File: design.v
module Booth4(
    input   wire    [63:0]  A,
    input   wire    [2:0]   B_pp,
    output  reg     [64:0]  PP,
    output  wire    E,
    output  wire    S
);
    assign E = ((B_pp == 3'b000) || (A[63] == B_pp[2])) && (B_pp != 3'b111);
    assign S = B_pp[2];
    always @ (*) begin
        case (B_pp)
            3'b000: PP = 65'b0;
            3'b001: PP = {A[63], A};
            3'b010: PP = {A[63], A};
            3'b011: PP = {A, 1'b0};
            3'b100: PP = ~{A, 1'b0};
            3'b101: PP = ~{A[63], A};
            3'b110: PP = ~{A[63], A};
            3'b111: PP = ~65'b0;
        endcase
    end
endmodule
module booth_mul64(
    input   wire    clk,
    input   wire    nrst,
    input   wire    [63:0]  A,
    input   wire    [63:0]  B,
    output  reg     [127:0] P,
    input   wire    start,
    output  wire    ready
);
    localparam S_IDLE = 2'b00;
    localparam S_LOAD = 2'b01;
    localparam S_BUSY = 2'b10;
    localparam S_FINISH = 2'b11;
    reg [1:0] STATE;
    reg [1:0] next_state;
    reg [5:0] count;
    assign ready = (STATE == S_IDLE);
    reg [63:0] A_buf;
    reg [64:0] B_buf;
    reg [67:0] P_cur;
    reg [63:0] P_sft;
    reg [63:0] Ss;
    wire [64:0] PP;
    wire E, S;
    Booth4 enc(A_buf, B_buf[2:0], PP, E, S);
    always @ (*) begin
        next_state = STATE;
        if (STATE == S_IDLE && start == 1'b1)
            next_state = S_LOAD;
        if (STATE == S_LOAD)
            next_state = S_BUSY;
        if (STATE == S_BUSY && count == 6'd31)
            next_state = S_FINISH;
        if (STATE == S_FINISH)
            next_state = S_IDLE;
    end
    always @ (posedge clk or negedge nrst) begin
        if (~nrst) begin
            STATE <= S_IDLE;
        end
        else begin
            STATE <= next_state;
        end
    end
    always @ (posedge clk or negedge nrst) begin
        if (~nrst) begin
            count <= 6'd0;
        end
        else begin
            if (STATE == S_BUSY)
                count <= count + 1;
            else
                count <= 6'd0;
        end
    end
    always @ (posedge clk or negedge nrst) begin
        if (~nrst) begin
            A_buf <= 64'd0;
            B_buf <= 64'd0;
        end
        else begin
            if (next_state == S_LOAD) begin
                A_buf <= A;
                B_buf <= {B, 1'b0};
            end
            else if (STATE == S_BUSY) begin
                B_buf <= B_buf >> 2;
            end
        end
    end
    always @ (posedge clk or negedge nrst) begin
        if (~nrst) begin
            P_cur <= 68'd0;
            P_sft <= 64'd0;
        end
        else begin
            if (STATE == S_BUSY) begin
                if (count == 6'd0)
                    {P_cur, P_sft} <= {(P_cur + {E, ~E, ~E, PP}), P_sft} >> 2;
                else
                    {P_cur, P_sft} <= {(P_cur + {1'b1, E, PP}), P_sft} >> 2;
            end
            else begin
                P_cur <= 68'd0;
                P_sft <= 64'd0;
            end
        end
    end
    always @ (posedge clk or negedge nrst) begin
        if (~nrst) begin
            Ss <= 64'b0;
        end
        else begin
            if (STATE == S_BUSY) begin
                Ss <= {1'b0, S, Ss[63:2]};
            end
            else begin
                Ss <= 64'd0;
            end
        end
    end
    always @ (posedge clk or negedge nrst) begin
        if (~nrst) begin
            P <= 128'd0;
        end
        else begin
            if (STATE == S_FINISH) begin
                P <= {P_cur[63:0], P_sft} + Ss;
            end
            else if (next_state == S_LOAD) begin
                P <= 128'd0;
            end
        end
    end
endmodule
File: run.sh
#!/bin/bash
# the make line also repeats each setting of config.mk as NAME=value (left out here)
make -C /OpenROAD-flow-scripts/flow DESIGN_CONFIG=/design/flow/config.mk WORK_HOME=/design/flow/orfs CLKGATE_MAP_FILE= finish
File: config.mk
export PLATFORM = sky130hd
export DESIGN_NAME = booth_mul64
export DESIGN_NICKNAME = booth_mul64
export VERILOG_FILES = /design/flow/design.v
export SDC_FILE = /design/flow/constraint.sdc
export NUM_CORES = 4
export LEC_CHECK = 0
export ABC_AREA = 0
export CAP_MARGIN = 20
export CELL_PAD_IN_SITES_DETAIL_PLACEMENT = 0
export CELL_PAD_IN_SITES_GLOBAL_PLACEMENT = 3
export CORE_MARGIN = 2
export CORE_UTILIZATION = 70
export CTS_CLUSTER_DIAMETER = 292
export CTS_CLUSTER_SIZE = 71
export GPL_TIMING_DRIVEN = 0
export PLACE_DENSITY_LB_ADDON = 0.08
export SETUP_SLACK_MARGIN = 0.53
export SLEW_MARGIN = 20
export TNS_END_PERCENT = 25
File: constraint.sdc
create_clock -name core_clock -period 3.47 [get_ports {clk}]
set_input_delay 0.6940 -clock core_clock [delete_from_list [all_inputs] [get_ports {clk}]]
set_output_delay 0.6940 -clock core_clock [all_outputs]
set_load 0.01 [all_outputs]
==> results.toml, run 1 <==
# flow metrics
[yosys]
ys_area_um2 = 25050
ys_sh_adder_pct = 5.224
async_flop_share_pct = 100.0
synthAoiAreaFrac_pct = 19.08
postSynthSeqShare_pct = 42.85
synth-seq-cells = 429
syn_area_um2 = 25050
yosysCellCount = 2898
postSynthCellCount = 2898
enable_flop_cells = 0
syn_nets = 3133
synth_area_leader_cell = "dfrtp_1"
syn_area_per_cell_um2 = 8.645
xor_area_share_pct = 6.607
common_cells = "534 x nand2_1, 428 x dfrtp_1, 266 x nor2_1"
synth-main-ff-cell = "dfrtp_1"
netlist-cell-type-count = 74
synthSimpleGateAreaFrac_pct = 20.35
ys_sh_mux_pct = 2.682
top_cell = "nand2_1"
top_area_share_pct = 42.75
synth.comb.largest_family = "simple AND/OR/NAND/NOR gates"
ys_warn_count = 2
top_cells_by_area = "dfrtp_1 43%, nand2_1 8.0%, ha_1 5.1%"

[die]
chipArea_um2 = 37320
fp.dieW_um = 193.2
coreArea_um2 = 35400
fp.dieH_um = 193.2
core_util_floorplan_pct = 70.78
num_rows = 69

[outcome]
error_line = "[ERROR FLW-0024] Place density exceeds 1.0 (current PLACE_DENSITY_LB_ADDON =  0.08). Please check if the value of  PLACE_DENSITY_LB_ADDON is between 0 and 0.99."
status = "did not finish"
stop_stage = "global placement without I/O (3_1_place_gp_skip_io)"
==> inputs of run 2 (changes only) <==
Settings changed: ABC_AREA 0 to 1, CELL_PAD_IN_SITES_DETAIL_PLACEMENT 0 to default, CELL_PAD_IN_SITES_GLOBAL_PLACEMENT 3 to default, CORE_UTILIZATION 70 to 72, CTS_CLUSTER_DIAMETER 292 to 394, CTS_CLUSTER_SIZE 71 to 10, GPL_TIMING_DRIVEN 0 to default, PLACE_DENSITY_LB_ADDON 0.08 to 0.04, SETUP_SLACK_MARGIN 0.53 to 0.26, SLEW_MARGIN 20 to 40, TNS_END_PERCENT 25 to default.
Clock period 3.47 ns to 2.22 ns, I/O delays scaled along.
==> run 2 against run 1 <==
  * Synthesized cell count increased by 68%
  * The run fails in clock tree synthesis (4_1_cts)
  * Die area increased by 19%
  * Area after synthesis increased by 23%
==> results.toml, run 2 <==
# flow metrics
[outcome]
status = "did not finish"
stop_stage = "clock tree synthesis (4_1_cts)"
error_line = "[ERROR DPL-0038] Utilization greater than 100%, impossible to legalize"

[yosys]
ys_area_um2 = 30860
synthAoiAreaFrac_pct = 12.68
xor_area_share_pct = 0.7663
async_flop_share_pct = 100.0
top_area_share_pct = 34.71
top_cells_by_area = "dfrtp_1 35%, nand2_1 19%, inv_1 9.3%"
common_cells = "1576 x nand2_1, 761 x inv_1, 559 x nor2_1"
syn_area_per_cell_um2 = 6.339
syn_area_um2 = 30860
enable_flop_cells = 0
ys_warn_count = 2
netlist-cell-type-count = 48
ys_sh_adder_pct = 4.241
ys_sh_mux_pct = 0
syn_nets = 5103
postSynthSeqShare_pct = 34.79
top_cell = "nand2_1"
synth-seq-cells = 429
postSynthCellCount = 4868
synth-main-ff-cell = "dfrtp_1"
synth_area_leader_cell = "dfrtp_1"
yosysCellCount = 4868
synth.comb.largest_family = "simple AND/OR/NAND/NOR gates"
synthSimpleGateAreaFrac_pct = 36.09

[die]
chipArea_um2 = 44530
coreArea_um2 = 42130
fp.dieW_um = 211.0
ioPinCount = 260
core_util_floorplan_pct = 73.24
num_rows = 75
fp.dieH_um = 211.0

[placement]
io_buffers = 259
dp_slack_ns = -1.228
dp.final_hpwl_um = 113500
globalplace.congestion = 1.296
run 2: through the flow:
stage               hold WS (ns)  cells  power [uW]  TNS (ns)  cell area, um2
detailed placement        0.4054   6180       49180    -86.79           39340
global placement          0.3905   6180       45120    -52.67           39340
floorplan                 0.1484   4868       31150    -21.11           31410
==> inputs of run 3 (changes only) <==
Settings changed: CAP_MARGIN 20 to 0, CELL_PAD_IN_SITES_DETAIL_PLACEMENT from default to 1, CORE_MARGIN 2 to 8, CORE_UTILIZATION 72 to 35, CTS_CLUSTER_DIAMETER 394 to default, CTS_CLUSTER_SIZE 10 to default, GPL_TIMING_DRIVEN from default to 0, MIN_ROUTING_LAYER from default to met2, PLACE_DENSITY_LB_ADDON 0.04 to 0.26, SETUP_SLACK_MARGIN 0.26 to default, SLEW_MARGIN 40 to 25.
Clock period 2.22 ns to 6.0 ns, I/O delays scaled along.
==> run 3 against run 2 <==
  * Now clean on timing, DRC and antenna
  * Area after synthesis stayed put
  * Synthesized cell count unchanged
  * Die area grew 120%
==> results.toml, run 3 <==
# generated from flow reports
[outcome]
status = "complete, no violations"

[placement]
place_inst = 6298
io_buffers = 259
globalplace.congestion = 1.061
dp.final_hpwl_um = 128300

[global_routing]
first_global_vias = 52770
grt_max_degree = 88
grtUsageTotal_pct = 47.28
grt_overflow_total = 0
grt_pass1_wl_um = 231000
antenna_found_initial = 1

[clock_network]
cts_buffers = 53
post_cts_resized = 0
htree_num_levels = 2
clkTransAtPathRegs_ns = 0.07
clock_path_buffers = 3
postCtsSetupRepairBufs = 0
cts_root_buffer = "clkbuf_16"
insertion_delay_ns = 0.70
cts_sinks = 429
hold_buffers = 0
cts_tree = "done"

[timing]
fin_crit_ns = 5.540
finalClockPeriodUsage_pct = 92.34
timing.fmax_ghz = 0.1805
hold_viol = 0
final.setup_skew_ns = 0.06234
rsz0062_at_grt = "false"
max_slew_margin_pct = 17.81
setup_violations = 0
tightest_slew_ns = 1.233
hold_ws_ns = 0.3213
report.final.slew_viol_count = 0

[yosys]
postSynthSeqShare_pct = 34.79
top_cells_by_area = "dfrtp_1 35%, nand2_1 19%, inv_1 9.3%"
postSynthCellCount = 4868
netlist-cell-type-count = 48
syn_nets = 5103
ys_area_um2 = 30860
synthAoiAreaFrac_pct = 12.68
yosysCellCount = 4868
xor_area_share_pct = 0.7663
top_cell = "nand2_1"
syn_area_um2 = 30860
synthSimpleGateAreaFrac_pct = 36.09
top_area_share_pct = 34.71
enable_flop_cells = 0
synth_area_leader_cell = "dfrtp_1"
syn_area_per_cell_um2 = 6.339
synth.comb.largest_family = "simple AND/OR/NAND/NOR gates"
ys_sh_adder_pct = 4.241
synth-seq-cells = 429
synth-main-ff-cell = "dfrtp_1"
ys_warn_count = 2
common_cells = "1576 x nand2_1, 761 x inv_1, 559 x nor2_1"
ys_sh_mux_pct = 0
async_flop_share_pct = 100.0

[critical_path]
regToRegEndpoint = "P_cur[48]"
crit_fanout = 10
worst_path_most_repeated_cell = "nand2_1"
reg2reg_from = "B_buf[1]"
cp.depth = 20
crit_path_end_kind = "flop"
ff2ff_setup_slack_ns = 0.46
start_kind = "flop"
cp.required_ns = 6.59
reg2reg_depth = 20
worstSetupStartpoint = "B_buf[1]"
timing.critical_path.cells = "buf_2 > nand2_1 > inv_1 > nor2_1 > inv_1 > clkbuf_1 > clkbuf_1 > o211ai_1 > o21ai_0 > fa_1 > a21oi_1 > o21ai_1 > nand2_1 > nand2_1 > nand2_1 > nand2_1 > a21oi_2 > nand2_1 > nand2_1 > nor2_1"
cp_slowest_cell = "fa_1"
crit_end = "P_cur[48]"
crit_family = "AND-OR/OR-AND gates"
critPathBufInv = 5
max_stage_delay_ns = 0.70
crit_type = "flop to flop"
arrival_ns = 6.13

[die]
fp.dieH_um = 312.9
coreArea_um2 = 87830
ioPinCount = 260
core_util_floorplan_pct = 35.13
chipArea_um2 = 97930
fp.dieW_um = 312.9
num_rows = 109

[detailed_routing]
num_vias = 47710
postRouteAntennaNets = 0
wl_per_cell_um = 25.01
viasPerCell = 7.450
drc_errors = 0
dr.pass1.iters = 9
routed_wl_um = 160200
drtIter0Drc = 9601

[power]
p_sw_share_pct = 54.16
pwr-share-seq_pct = 24.4
p_comb_share_pct = 56.9
power_frac_clock_pct = 18.6
vdd_drop_max_v = 0.0003112
power_clock_uw = 3590
power_leakage_uw = 0.01904
powerComb_uw = 11000
power.group.top = "combinational logic"
p_per_area_nw_per_um2 = 521.6
switchingPower_uw = 10440
p_seq_uw = 4710
p_int_uw = 8836

[cells_and_area]
final_net_count = 5423
syn_to_final_growth_pct = 19.74
fin_cells = 6404

[run]
maxCapViolCount = 0
warning_count = 29

[min_path]
worstHoldPathType = "primary input to asynchronous set/reset pin"
==> run 3: final cells by class <==
cell class	count	area (um2)
fill	11550	50880
multi-input combinational	3528	16600
sequential	429	10740
inverter	781	2932
timing repair buffer	265	2763
clock buffer	71	1484
tap	1165	1458
buffer	130	596.8
clock inverter	26	356.6
antenna	9	22.52
==> run 3: through the flow <==
step / TNS [ns] / total power (uW) / setup slack [ns] / instance area, um2 / util, %
2_1_floorplan: 0 / 10920 / 2.881 / 30860 / -
3_3_place_gp: -7101.48 / 14700 / -16.71 / 34910 / 39.75
3_5_place_dp: 0 / 14920 / 0.7822 / 35080 / 39.94
4_1_cts: 0 / 18500 / 0.7623 / 36920 / 42.04
5_1_grt: 0 / 20360 / 0.3772 / 36930 / 42.04
6_report: 0 / 19270 / 0.4596 / 36950 / 42.07
==> run 3: layer usage <==
metal / global-route usage [%] / vias up / wire length, um
met5: 19.80 / - / 2314
met4: 11.35 / 69 / 18480
met3: 59.20 / 1636 / 61470
met2: 58.14 / 13690 / 77910
met1: - / 16440 / 0
li1: - / 15880 / -
==> inputs of run 4 (changes only) <==
Settings changed: CAP_MARGIN 0 to 20, CELL_PAD_IN_SITES_DETAIL_PLACEMENT 1 to default, CORE_MARGIN 8 to 2, CORE_UTILIZATION 35 to 72, CTS_CLUSTER_DIAMETER from default to 231, CTS_CLUSTER_SIZE from default to 45, GPL_TIMING_DRIVEN 0 to default, MIN_ROUTING_LAYER met2 to default, PLACE_DENSITY_LB_ADDON 0.26 to 0.01, SETUP_SLACK_MARGIN from default to 1.14, SLEW_MARGIN 25 to 20.
Clock period 6.0 ns to 3.84 ns, I/O delays scaled along.
==> run 4 against run 3 <==
  * The flow now stops in global routing (5_1_grt)
  * Synthesized cell count unchanged
  * Die area is 55% lower
  * Area after synthesis stayed put
==> results.toml, run 4 <==
# flow metrics
[yosys]
ys_area_um2 = 30860
syn_nets = 5103
top_cell = "nand2_1"
synth.comb.largest_family = "simple AND/OR/NAND/NOR gates"
syn_area_per_cell_um2 = 6.339
yosysCellCount = 4868
async_flop_share_pct = 100.0
common_cells = "1576 x nand2_1, 761 x inv_1, 559 x nor2_1"
synthSimpleGateAreaFrac_pct = 36.09
netlist-cell-type-count = 48
synth-main-ff-cell = "dfrtp_1"
xor_area_share_pct = 0.7663
top_cells_by_area = "dfrtp_1 35%, nand2_1 19%, inv_1 9.3%"
ys_warn_count = 2
top_area_share_pct = 34.71
syn_area_um2 = 30860
synthAoiAreaFrac_pct = 12.68
ys_sh_mux_pct = 0
postSynthCellCount = 4868
synth_area_leader_cell = "dfrtp_1"
postSynthSeqShare_pct = 34.79
synth-seq-cells = 429
ys_sh_adder_pct = 4.241
enable_flop_cells = 0

[die]
num_rows = 75
chipArea_um2 = 44530
fp.dieW_um = 211.0
core_util_floorplan_pct = 73.24
fp.dieH_um = 211.0
ioPinCount = 260
coreArea_um2 = 42130

[placement]
place_inst = 5563
dpl_cell_area_um2 = 34230
globalplace.congestion = 1.244
dp_slack_ns = 0.4059
io_buffers = 259
dp.final_hpwl_um = 79990

[clock_network]
cts_buffers = 13
cts_sinks = 429
htree_num_levels = 1
cts_root_buffer = "clkbuf_16"
clock_path_buffers = 3
hold_buffers = 0

[outcome]
stop_stage = "global routing (5_1_grt)"
status = "did not finish"
error_line = "[ERROR GRT-0232] Routing congestion too high. Check the congestion heatmap in the GUI."

[global_routing]
grtUsageTotal_pct = 89.93
grt_overflow_total = 1197
[run 4: stage by stage]
stage | hold WS, ns | power [uW]
after floorplan | 0.4401 | 17730
after detailed placement | 0.4554 | 22390
after global placement | 0.4432 | 21880
after CTS | 0.2027 | 27580
[run 4: per-layer routing]
metal | GRT overflow | GRT usage [%]
met4 | 313 | 93.32
met3 | 46 | 77.22
met2 | 773 | 104.7
met5 | 11 | 58.73
met1 | 54 | 86.94
[run 4: repair_timing]
action,in CTS
cloned,4
endpoints found under the setup margin,100
gates resized,279
endpoints found under the hold margin,0
setup buffers,37
pin swaps,52
==> inputs of run 5 (changes only) <==
Settings changed: CORE_UTILIZATION 72 to 70, PLACE_DENSITY from default to 0.35, PLACE_DENSITY_LB_ADDON 0.01 to default, SETUP_SLACK_MARGIN 1.14 to default.
Clock period 3.84 ns to 3.02 ns, I/O delays scaled along.
==> run 5 against run 4 <==
  * The run again fails in global routing (5_1_grt)
  * Die area rose by 2.8%
  * Synthesized cell count did not move
  * Area after synthesis did not move
==> results.toml, run 5 <==
# flow metrics
[yosys]
ys_warn_count = 2
synth-seq-cells = 429
synth-main-ff-cell = "dfrtp_1"
async_flop_share_pct = 100.0
synth.comb.largest_family = "simple AND/OR/NAND/NOR gates"
syn_area_per_cell_um2 = 6.339
synthSimpleGateAreaFrac_pct = 36.09
enable_flop_cells = 0
ys_sh_mux_pct = 0
common_cells = "1576 x nand2_1, 761 x inv_1, 559 x nor2_1"
top_cell = "nand2_1"
syn_area_um2 = 30860
ys_area_um2 = 30860
synth_area_leader_cell = "dfrtp_1"
synthAoiAreaFrac_pct = 12.68
xor_area_share_pct = 0.7663
top_cells_by_area = "dfrtp_1 35%, nand2_1 19%, inv_1 9.3%"
postSynthSeqShare_pct = 34.79
netlist-cell-type-count = 48
ys_sh_adder_pct = 4.241
syn_nets = 5103
postSynthCellCount = 4868
top_area_share_pct = 34.71
yosysCellCount = 4868

[outcome]
stop_stage = "global routing (5_1_grt)"
status = "did not finish"
error_line = "[ERROR GRT-0232] Routing congestion too high. Check the congestion heatmap in the GUI."

[clock_network]
cts_buffers = 13
htree_num_levels = 1
cts_root_buffer = "clkbuf_16"
clock_path_buffers = 3
cts_sinks = 429

[die]
chipArea_um2 = 45780
num_rows = 76
fp.dieH_um = 214.0
fp.dieW_um = 214.0
core_util_floorplan_pct = 71.32
ioPinCount = 260
coreArea_um2 = 43270

[placement]
globalplace.congestion = 1.229
dp.final_hpwl_um = 82020
dp_slack_ns = -0.2532
place_inst = 5792
io_buffers = 259

[global_routing]
grt_overflow_total = 338
grtUsageTotal_pct = 80.29
## run 5: stage by stage
stage | power [uW] | area, um2
after floorplan | 21720 | 30860
after global placement | 30490 | 35400
after detailed placement | 31180 | 35400
after CTS | 35200 | 36350
## run 5: per-layer routing
metal,GRT usage (%),GRT overflow
met1,79.37,7
met5,33.02,2
met3,67.11,8
met2,96.11,188
met4,80.72,133
## run 5: repair_timing
action	4_1_cts
hold endpoints to repair	14
hold buffers	1
buffers inserted	1
resized	107
setup endpoints to repair	43
pin swaps	7
cloned	1
==> inputs of run 6 (changes only) <==
Settings changed: ABC_AREA 1 to default, CELL_PAD_IN_SITES_GLOBAL_PLACEMENT from default to 1, CORE_UTILIZATION 70 to 52, CTS_CLUSTER_DIAMETER 231 to 241, CTS_CLUSTER_SIZE 45 to default, GPL_ROUTABILITY_DRIVEN from default to 1, GPL_TIMING_DRIVEN from default to 0, MAX_ROUTING_LAYER from default to met5, MIN_ROUTING_LAYER from default to met2, PLACE_DENSITY 0.35 to default, PLACE_DENSITY_LB_ADDON from default to 0.28.
Clock period 3.02 ns to 7.49 ns, I/O delays scaled along.
==> run 6 against run 5 <==
  * The run now finishes clean
  * Synthesized cell count fell by 40%
  * Die area is 9.1% higher
  * Area after synthesis is 19% lower
==> results.toml, run 6 <==
# generated from flow reports
[critical_path]
crit_family = "AND-OR/OR-AND gates"
cp_slowest_cell = "clkbuf_1"
crit_path_end_kind = "flop"
arrival_ns = 7.47
crit_end = "P_cur[60]"
crit_type = "flop to flop"
reg2reg_depth = 17
cp.required_ns = 7.99
start_kind = "flop"
max_stage_delay_ns = 0.97
timing.critical_path.cells = "clkbuf_1 > clkbuf_1 > o22ai_1 > nor2_1 > nor2_1 > a221oi_1 > ha_1 > and3_1 > a221oi_1 > nor4_1 > o31ai_1 > a21oi_1 > a41o_1 > nand2b_1 > o2bb2ai_1 > a31oi_1 > mux2i_1"
regToRegEndpoint = "P_cur[60]"
critPathBufInv = 2
crit_fanout = 10
cp.depth = 17
ff2ff_setup_slack_ns = 0.52
worstSetupStartpoint = "B_buf[1]"
reg2reg_from = "B_buf[1]"

[timing]
final.setup_skew_ns = 0.01926
report.final.slew_viol_count = 0
layout_setup_ws_ns = 0.5185
tightest_slew_ns = 1.277
setup_violations = 0
max_slew_margin_pct = 14.87
timing.fmax_ghz = 0.1434
hold_ws_ns = 0.4773
rsz0062_at_grt = "false"
finalClockPeriodUsage_pct = 93.08
fin_crit_ns = 6.972
hold_viol = 0

[global_routing]
grt_use_met3_pct = 61.44
grt_max_degree = 102
grt-busiest-layer = "met3"
grtUsageTotal_pct = 47.60
met1_usage_pct = 0
antenna_found_initial = 0
met2_usage_pct = 56.02
grt_pass1_wl_um = 124200
first_global_vias = 33400
grt_overflow_total = 0

[die]
ioPinCount = 260
fp.dieW_um = 223.5
core_util_floorplan_pct = 52.58
chipArea_um2 = 49950
coreArea_um2 = 47650
fp.dieH_um = 223.5
num_rows = 80

[power]
p_int_uw = 6429
pwr-share-seq_pct = 26.0
p_seq_uw = 3100
powerComb_uw = 6410
p_sw_share_pct = 46.15
power_clock_uw = 2430
power_frac_clock_pct = 20.4
p_per_area_nw_per_um2 = 396.3
p_comb_share_pct = 53.7
vdd_drop_max_v = 0.0002389
switchingPower_uw = 5509
power.group.top = "combinational logic"
power_leakage_uw = 0.01358

[yosys]
top_area_share_pct = 42.75
postSynthSeqShare_pct = 42.85
synthAoiAreaFrac_pct = 19.08
xor_area_share_pct = 6.607
syn_area_per_cell_um2 = 8.645
synth.comb.largest_family = "simple AND/OR/NAND/NOR gates"
synth_area_leader_cell = "dfrtp_1"
yosysCellCount = 2898
synth-seq-cells = 429
ys_sh_adder_pct = 5.224
common_cells = "534 x nand2_1, 428 x dfrtp_1, 266 x nor2_1"
ys_warn_count = 2
async_flop_share_pct = 100.0
top_cells_by_area = "dfrtp_1 43%, nand2_1 8.0%, ha_1 5.1%"
ys_sh_mux_pct = 2.682
synth-main-ff-cell = "dfrtp_1"
postSynthCellCount = 2898
synthSimpleGateAreaFrac_pct = 20.35
syn_area_um2 = 25050
netlist-cell-type-count = 74
enable_flop_cells = 0
ys_area_um2 = 25050
syn_nets = 3133
top_cell = "nand2_1"

[run]
warning_count = 35
maxCapViolCount = 0

[clock_network]
postCtsSetupRepairBufs = 0
clock_path_buffers = 3
cts_root_buffer = "clkbuf_16"
cts_tree = "done"
insertion_delay_ns = 0.63
clkTransAtPathRegs_ns = 0.06
cts_sinks = 429
cts_buffers = 47
htree_num_levels = 2
hold_buffers = 0
post_cts_resized = 0

[cells_and_area]
syn_to_final_growth_pct = 20.24
final_util_pct = 63.23
seq_area_um2 = 10740
logic_area_um2 = 13530
final_net_count = 3445
fill_cells = 4158

[detailed_routing]
drc_errors = 0
num_vias = 31830
wl_per_cell_um = 21.02
dr.pass1.iters = 12
viasPerCell = 8.232
drtIter0Drc = 6506
postRouteAntennaNets = 0
routed_wl_um = 81290

[placement]
dp_slack_ns = 1.308
io_buffers = 259
globalplace.congestion = 0.9760
dp.final_hpwl_um = 58740

[min_path]
min_from = "P[43]"
hold_end = "P[43]"
worstHoldPathType = "flop to flop"
hold_path_depth = 2

[outcome]
status = "complete, no violations"
run 6: metal layers:
metal	up-vias	part of all wire [%]
li1	10700	-
met1	11270	0
met2	8765	48
met3	1049	40
met4	53	10
met5	-	1.8
run 6: metrics by stage:
step	area [um2]	std cells	power (uW)	setup TNS, ns
2_1_floorplan	25050	2898	7464	0
3_3_place_gp	28420	3772	9078	-5838.63
3_5_place_dp	28540	3776	9162	0
4_1_cts	30100	3861	11550	0
5_1_grt	30110	3861	12630	0
6_report	30130	3867	11940	0
run 6: cell type report:
type | count | share of cell area, %
multi-input combinational | 2257 | 44.92
sequential | 429 | 35.64
timing repair buffer | 263 | 8.988
clock buffer | 69 | 4.577
tap | 615 | 2.554
buffer | 179 | 2.268
clock inverter | 16 | 0.5939
inverter | 33 | 0.4112
antenna | 6 | 0.04984
==> inputs of run 7 (changes only) <==
Settings changed: ABC_AREA from default to 1, CELL_PAD_IN_SITES_GLOBAL_PLACEMENT 1 to default, CORE_ASPECT_RATIO from default to 1.39, CORE_UTILIZATION 52 to 72, CTS_CLUSTER_DIAMETER 241 to 36, CTS_CLUSTER_SIZE from default to 10, GPL_ROUTABILITY_DRIVEN 1 to default, GPL_TIMING_DRIVEN 0 to default, MAX_ROUTING_LAYER met5 to default, MIN_ROUTING_LAYER met2 to default, PLACE_DENSITY from default to 0.42, PLACE_DENSITY_LB_ADDON 0.28 to default, SETUP_SLACK_MARGIN from default to 0.26.
Clock period 7.49 ns to 2.22 ns, I/O delays scaled along.
==> run 7 against run 6 <==
  * Die area shrank 11%
  * Synthesized cell count grew 68%
  * The run now fails in clock tree synthesis (4_1_cts)
  * Area after synthesis is 23% higher
==> results.toml, run 7 <==
# flow metrics
[outcome]
status = "did not finish"
stop_stage = "clock tree synthesis (4_1_cts)"
error_line = "[ERROR DPL-0038] Utilization greater than 100%, impossible to legalize"

[yosys]
synth.comb.largest_family = "simple AND/OR/NAND/NOR gates"
ys_area_um2 = 30860
postSynthSeqShare_pct = 34.79
synth_area_leader_cell = "dfrtp_1"
synth-main-ff-cell = "dfrtp_1"
yosysCellCount = 4868
synthAoiAreaFrac_pct = 12.68
synthSimpleGateAreaFrac_pct = 36.09
netlist-cell-type-count = 48
postSynthCellCount = 4868
xor_area_share_pct = 0.7663
ys_warn_count = 2
common_cells = "1576 x nand2_1, 761 x inv_1, 559 x nor2_1"
ys_sh_mux_pct = 0
syn_nets = 5103
synth-seq-cells = 429
top_area_share_pct = 34.71
syn_area_um2 = 30860
top_cells_by_area = "dfrtp_1 35%, nand2_1 19%, inv_1 9.3%"
ys_sh_adder_pct = 4.241
syn_area_per_cell_um2 = 6.339
enable_flop_cells = 0
top_cell = "nand2_1"
async_flop_share_pct = 100.0

[die]
fp.dieH_um = 248.1
num_rows = 89
coreArea_um2 = 42430
core_util_floorplan_pct = 72.73
chipArea_um2 = 44550
ioPinCount = 260
fp.dieW_um = 179.6

[placement]
dp.final_hpwl_um = 112400
io_buffers = 259
globalplace.congestion = 1.303
run 7: stage by stage:
stage,area [um2],setup slack [ns],utilization (%),cells,TNS (ns)
2_1_floorplan,31410,-0.5094,-,4868,-21.11
3_3_place_gp,39270,-0.9629,92.57,6195,-55.11
3_5_place_dp,39270,-1.235,92.57,6195,-89.82
==> inputs of run 8 (changes only) <==
Settings changed: ABC_AREA 1 to default, CORE_ASPECT_RATIO 1.39 to default, CORE_UTILIZATION 72 to 26, CTS_CLUSTER_DIAMETER 36 to default, CTS_CLUSTER_SIZE 10 to default, PLACE_DENSITY 0.42 to default, SETUP_SLACK_MARGIN 0.26 to default.
Clock period 2.22 ns to 7.11 ns, I/O delays scaled along.
==> run 8 against run 7 <==
  * The run now finishes clean
  * Area after synthesis is 19% lower
  * Synthesized cell count decreased by 40%
  * Die area is 120% higher
==> results.toml, run 8 <==
# generated from flow reports
[outcome]
status = "complete, no violations"

[critical_path]
regToRegEndpoint = "P_cur[64]"
crit_path_end_kind = "flop"
reg2reg_from = "B_buf[1]"
cp.required_ns = 7.61
cp_slowest_cell = "buf_4"
reg2reg_depth = 19
crit_end = "P_cur[64]"
crit_fanout = 76
ff2ff_setup_slack_ns = 1.63
worstSetupStartpoint = "B_buf[1]"
crit_type = "flop to flop"
critPathBufInv = 2
cp.depth = 19
max_stage_delay_ns = 0.59
timing.critical_path.cells = "buf_4 > nand2_2 > o22ai_1 > nor2_1 > nor2_1 > a221oi_1 > ha_1 > nand4_1 > nor3_1 > nand3b_1 > a311oi_1 > o31ai_1 > buf_4 > a21oi_1 > a41o_1 > nand2b_1 > a31oi_1 > and3_1 > nor3_1"
arrival_ns = 5.97
crit_family = "simple AND/OR/NAND/NOR gates"
start_kind = "flop"

[die]
ioPinCount = 260
fp.dieW_um = 314.4
coreArea_um2 = 95290
core_util_floorplan_pct = 26.29
chipArea_um2 = 98860
num_rows = 113
fp.dieH_um = 314.4

[power]
power_clock_uw = 2920
p_int_uw = 7086
p_seq_uw = 3260
power_leakage_uw = 0.01356
p_per_area_nw_per_um2 = 410.5
vdd_drop_max_v = 0.0002641
p_comb_share_pct = 50.9
power_frac_clock_pct = 23.2
pwr-share-seq_pct = 25.9
power.group.top = "combinational logic"
switchingPower_uw = 5507
p_sw_share_pct = 43.73
powerComb_uw = 6410

[timing]
report.final.slew_viol_count = 0
tightest_slew_ns = 1.034
finalClockPeriodUsage_pct = 77.03
setup_violations = 0
rsz0062_at_grt = "false"
timing.fmax_ghz = 0.1826
fin_crit_ns = 5.477
hold_ws_ns = 0.4704
fin_tns_setup_ns = 0
max_slew_margin_pct = 31.06
final.setup_skew_ns = 0.03690
hold_viol = 0

[yosys]
netlist-cell-type-count = 74
synth.comb.largest_family = "simple AND/OR/NAND/NOR gates"
syn_area_per_cell_um2 = 8.645
ys_warn_count = 2
ys_area_um2 = 25050
synthSimpleGateAreaFrac_pct = 20.35
syn_nets = 3133
postSynthCellCount = 2898
ys_sh_adder_pct = 5.224
synth_area_leader_cell = "dfrtp_1"
ys_sh_mux_pct = 2.682
top_cells_by_area = "dfrtp_1 43%, nand2_1 8.0%, ha_1 5.1%"
common_cells = "534 x nand2_1, 428 x dfrtp_1, 266 x nor2_1"
yosysCellCount = 2898
postSynthSeqShare_pct = 42.85
top_area_share_pct = 42.75
synthAoiAreaFrac_pct = 19.08
synth-seq-cells = 429
synth-main-ff-cell = "dfrtp_1"
enable_flop_cells = 0
top_cell = "nand2_1"
xor_area_share_pct = 6.607
async_flop_share_pct = 100.0
syn_area_um2 = 25050

[clock_network]
insertion_delay_ns = 0.62
cts_sinks = 429
cts_root_buffer = "clkbuf_16"
postCtsSetupRepairBufs = 0
cts_tree = "done"
clock_path_buffers = 3
htree_num_levels = 2
cts_buffers = 51
post_cts_resized = 0
clkTransAtPathRegs_ns = 0.07
hold_buffers = 0

[global_routing]
first_global_vias = 21330
grt_pass1_wl_um = 125300
grt_overflow_total = 0
grtUsageTotal_pct = 15.96
grt_max_degree = 198
antenna_found_initial = 4

[detailed_routing]
dr.max_layer_used = "met5"
insertedDiodeCount = 0
m1WireLength_um = 39160
route.met2.wl_um = 34840
wl_met3_um = 4663
viasPerCell = 4.958
routed_wl_um = 80530
drc_errors = 0
dr.pass1.iters = 5
num_vias = 21640
drtIter0Drc = 1637
wl_per_cell_um = 18.45
postRouteAntennaNets = 0

[cells_and_area]
syn_to_final_growth_pct = 22.45
final_net_count = 3291

[min_path]
worstHoldPathType = "flop to flop"
min_from = "P_sft[4]"
hold_path_depth = 1
hold_end = "P_sft[2]"

[run]
maxCapViolCount = 0
warning_count = 35

[placement]
io_buffers = 259
globalplace.congestion = 0.9132
dp.final_hpwl_um = 57060
==> run 8: cell type report <==
type	count	area (um2)
Clock inverter	30	435.4
Tap cell	1265	1583
Sequential cell	429	10750
Timing Repair Buffer	284	2823
Inverter	33	125.1
Clock buffer	66	1423
Fill cell	9963	64620
Multi-Input combinational cell	2257	13540
==> run 8: metal layers <==
metal,track usage [%],vias to the layer above
met2,24.01,580
met4,4.199,4
met5,0,-
li1,-,10520
met3,2.734,101
met1,23.47,10430
==> run 8: stage by stage <==
step           cells  setup slack [ns]  utilization [%]  power, uW  cell area (um2)
2_1_floorplan   2898             2.855                -       7862            25050
3_3_place_gp    4268             1.804            30.24       9680            28820
3_5_place_dp    4268             1.722            30.24       9616            28820
4_1_cts         4364             1.668            32.19      12620            30680
5_1_grt         4364             1.149            32.19      13490            30680
6_report        4364             1.633            32.19      12590            30680
==> inputs of run 9 (changes only) <==
Settings changed: CORE_UTILIZATION 26 to 64.
Clock period 7.11 ns to 4.11 ns, I/O delays scaled along.
==> run 9 against run 8 <==
  * Now fails the layout checks on setup timing
  * Design area grew 5.8%
  * Setup slack lost 2.2 ns
  * First-iteration DRC count grew 80%
  * Global-route usage grew 22 points
  * Clock-buffer cell count shrank 3
  * Area after synthesis is the same
  * Cell count shrank 12%
  * Synthesized cell count is the same
  * Non-clock buffer count grew 224
  * Combinational power grew 140%
  * Critical path type unchanged
  * Critical endpoint is now P_cur[50]
  * Largest power group unchanged
==> results.toml, run 9 <==
# generated from flow reports
[outcome]
status = "finished with violations"
failed_checks = "setup timing"

[critical_path]
worst_path_most_repeated_cell = "nor2_1"
start_kind = "flop"
crit_fanout = 8
max_stage_delay_ns = 0.52
crit_type = "flop to flop"
ff2ff_setup_slack_ns = -0.61
timing.critical_path.cells = "buf_6 > nand2_4 > buf_12 > o22ai_1 > nor2_1 > nor2_1 > a221oi_4 > ha_4 > buf_4 > a21o_1 > a21o_1 > a221oi_4 > and3_4 > a211oi_4 > o31ai_4 > a31oi_4 > buf_6 > o21a_1 > a31oi_1 > xor2_1 > nor2_1"
worstSetupStartpoint = "B_buf[1]"
regToRegEndpoint = "P_cur[50]"
crit_path_end_kind = "flop"
arrival_ns = 5.16
cp.depth = 21
cp.required_ns = 4.55
cp_slowest_cell = "dfrtp_4"
reg2reg_depth = 21
crit_family = "AND-OR/OR-AND gates"
critPathBufInv = 4
crit_end = "P_cur[50]"
reg2reg_from = "B_buf[1]"

[yosys]
synth-main-ff-cell = "dfrtp_1"
synthAoiAreaFrac_pct = 19.08
top_cells_by_area = "dfrtp_1 43%, nand2_1 8.0%, ha_1 5.1%"
yosysCellCount = 2898
top_cell = "nand2_1"
syn_area_per_cell_um2 = 8.645
ys_sh_mux_pct = 2.682
syn_area_um2 = 25050
common_cells = "534 x nand2_1, 428 x dfrtp_1, 266 x nor2_1"
async_flop_share_pct = 100.0
postSynthCellCount = 2898
ys_area_um2 = 25050
synth-seq-cells = 429
top_area_share_pct = 42.75
synth_area_leader_cell = "dfrtp_1"
synth.comb.largest_family = "simple AND/OR/NAND/NOR gates"
netlist-cell-type-count = 74
ys_warn_count = 2
enable_flop_cells = 0
synthSimpleGateAreaFrac_pct = 20.35
postSynthSeqShare_pct = 42.85
xor_area_share_pct = 6.607
ys_sh_adder_pct = 5.224
syn_nets = 3133

[power]
vdd_drop_max_v = 0.0006149
p_seq_uw = 5770
p_comb_share_pct = 60.1
power_clock_uw = 4620
p_int_uw = 14870
total_power_uw = 26030
power.group.top = "combinational logic"
power_leakage_uw = 0.01494
powerComb_uw = 15600
switchingPower_uw = 11160
power_frac_clock_pct = 17.7
p_per_area_nw_per_um2 = 802.0
p_sw_share_pct = 42.88
pwr-share-seq_pct = 22.2

[timing]
fin_crit_ns = 4.723
layout_setup_ws_ns = -0.6131
hold_viol = 0
final.setup_skew_ns = 0.01744
max_slew_margin_pct = 33.52
rsz0062_at_grt = "true"
finalClockPeriodUsage_pct = 114.9
timing.fmax_ghz = 0.2117
setup_violations = 33
tightest_slew_ns = 0.9972
report.final.slew_viol_count = 0

[clock_network]
htree_num_levels = 2
insertion_delay_ns = 0.60
cts_sinks = 429
cts_buffers = 46
cts_root_buffer = "clkbuf_16"
cts_tree = "done"
clock_path_buffers = 3
clkTransAtPathRegs_ns = 0.06

[placement]
io_buffers = 259
dp_slack_ns = -0.3799
dp.final_hpwl_um = 53190
globalplace.congestion = 1.015

[detailed_routing]
routed_wl_um = 80330
num_vias = 24380
drc_errors = 0
postRouteAntennaNets = 0
drtIter0Drc = 2950
insertedDiodeCount = 0
viasPerCell = 6.364
dr.pass1.iters = 8
wl_per_cell_um = 20.97

[die]
num_rows = 72
chipArea_um2 = 40750
core_util_floorplan_pct = 64.83
fp.dieW_um = 201.9
ioPinCount = 260
coreArea_um2 = 38650
fp.dieH_um = 201.9

[cells_and_area]
final_net_count = 3510
syn_to_final_growth_pct = 29.54
final_util_pct = 83.98

[global_routing]
antenna_found_initial = 1
grt_pass1_wl_um = 123100
grt_overflow_total = 0
first_global_vias = 23360
grt_max_degree = 123
grtUsageTotal_pct = 37.56

[run]
maxCapViolCount = 0
warning_count = 37

[min_path]
worstHoldPathType = "primary input to asynchronous set/reset pin"
[run 9: area by class of cell]
| cell class | instances | area, um2 |
|---|---|---|
| multi-input combinational | 2257 | 14400 |
| sequential | 429 | 10750 |
| fill | 2209 | 6192 |
| timing repair buffer | 508 | 4866 |
| clock buffer | 63 | 1326 |
| tap | 518 | 648.1 |
| clock inverter | 23 | 347.8 |
| inverter | 33 | 123.9 |
[run 9: routing by layer]
layer / up-vias / track usage [%] / part of all wire (%)
met4: 2 / 15.70 / 4.8
met1: 11760 / 51.77 / 40
met5: - / 0 / 0.017
met2: 1394 / 59.19 / 46
li1: 10930 / - / -
met3: 303 / 6.385 / 9.1
[run 9: through the flow]
step | instances | TNS (ns) | hold slack [ns] | area, um2
after floorplan | 2898 | 0 | 0.4547 | 25060
after global placement | 3701 | -1.417 | 0.4607 | 29300
after detailed placement | 3701 | -3.092 | 0.4696 | 29300
after CTS | 3796 | -0.004607 | 0.3551 | 31430
after global routing | 3831 | -14.47 | 0.4068 | 32450
final | 3831 | -10.05 | 0.2820 | 32450
[run 9: repair_timing]
| action | in CTS | in global routing |
|---|---|---|
| setup buffers | 7 | 36 |
| setup endpoints to repair | 20 | 32 |
| gates resized | 61 | 136 |
| cloned | 3 | 2 |
| endpoints found under the hold margin | 0 | 0 |
| pin swaps | 34 | 81 |
| hold buffers | 0 | 0 |
==> inputs of run 10 (changes only) <==
Settings changed: ABC_AREA from default to 1, CELL_PAD_IN_SITES_DETAIL_PLACEMENT from default to 0, CORE_UTILIZATION 64 to 71, CTS_CLUSTER_DIAMETER from default to 263, CTS_CLUSTER_SIZE from default to 50, MAX_ROUTING_LAYER from default to met4, PLACE_DENSITY from default to 0.65, SETUP_SLACK_MARGIN from default to 0.32, SLEW_MARGIN 20 to 5, TNS_END_PERCENT from default to 65.
Clock period 4.11 ns to 2.96 ns, I/O delays scaled along.
==> run 10 against run 9 <==
  * The run now fails in global routing (5_1_grt)
  * Die area is 11% higher
  * Synthesized cell count is 68% higher
  * Area after synthesis is 23% higher
==> results.toml, run 10 <==
# flow metrics
[yosys]
top_area_share_pct = 34.71
ys_sh_adder_pct = 4.241
syn_area_um2 = 30860
synthAoiAreaFrac_pct = 12.68
postSynthSeqShare_pct = 34.79
async_flop_share_pct = 100.0
ys_area_um2 = 30860
top_cells_by_area = "dfrtp_1 35%, nand2_1 19%, inv_1 9.3%"
common_cells = "1576 x nand2_1, 761 x inv_1, 559 x nor2_1"
synth_area_leader_cell = "dfrtp_1"
synth.comb.largest_family = "simple AND/OR/NAND/NOR gates"
syn_area_per_cell_um2 = 6.339
netlist-cell-type-count = 48
postSynthCellCount = 4868
synth-main-ff-cell = "dfrtp_1"
xor_area_share_pct = 0.7663
ys_warn_count = 2
syn_nets = 5103
top_cell = "nand2_1"
synth-seq-cells = 429
ys_sh_mux_pct = 0
enable_flop_cells = 0
yosysCellCount = 4868
synthSimpleGateAreaFrac_pct = 36.09

[global_routing]
grt_overflow_total = 110
grtUsageTotal_pct = 68.84

[placement]
io_buffers = 259
dp_slack_ns = -0.2880
globalplace.congestion = 1.294
dp.final_hpwl_um = 83950
dpl_cell_area_um2 = 35650

[clock_network]
cts_root_buffer = "clkbuf_16"
htree_num_levels = 1
cts_buffers = 12
clock_path_buffers = 3
cts_sinks = 429

[die]
core_util_floorplan_pct = 71.79
num_rows = 76
chipArea_um2 = 45150
ioPinCount = 260
fp.dieH_um = 212.5
fp.dieW_um = 212.5
coreArea_um2 = 42980

[outcome]
status = "did not finish"
error_line = "[ERROR GRT-0232] Routing congestion too high. Check the congestion heatmap in the GUI."
stop_stage = "global routing (5_1_grt)"
run 10: metal layers:
| metal | overflow | global-route usage [%] |
|---|---|---|
| met1 | 1 | 69.08 |
| met4 | 48 | 62.29 |
| met2 | 58 | 87.82 |
| met3 | 3 | 47.62 |
| met5 | - | - |
run 10: metrics by stage:
stage | std cells | hold WS [ns] | total power, uW
CTS | 5800 | 0.4893 | 37470
global placement | 5776 | 0.4444 | 31670
floorplan | 4868 | 0.2964 | 23060
detailed placement | 5776 | 0.4515 | 32480
run 10: what timing repair did:
action,in CTS
hold buffers,1
endpoints found under the hold margin,41
endpoints found under the setup margin,65
resized,177
gates cloned,1
pin swaps,16
buffers inserted,6
Power is estimated from default activity; no workload was simulated.
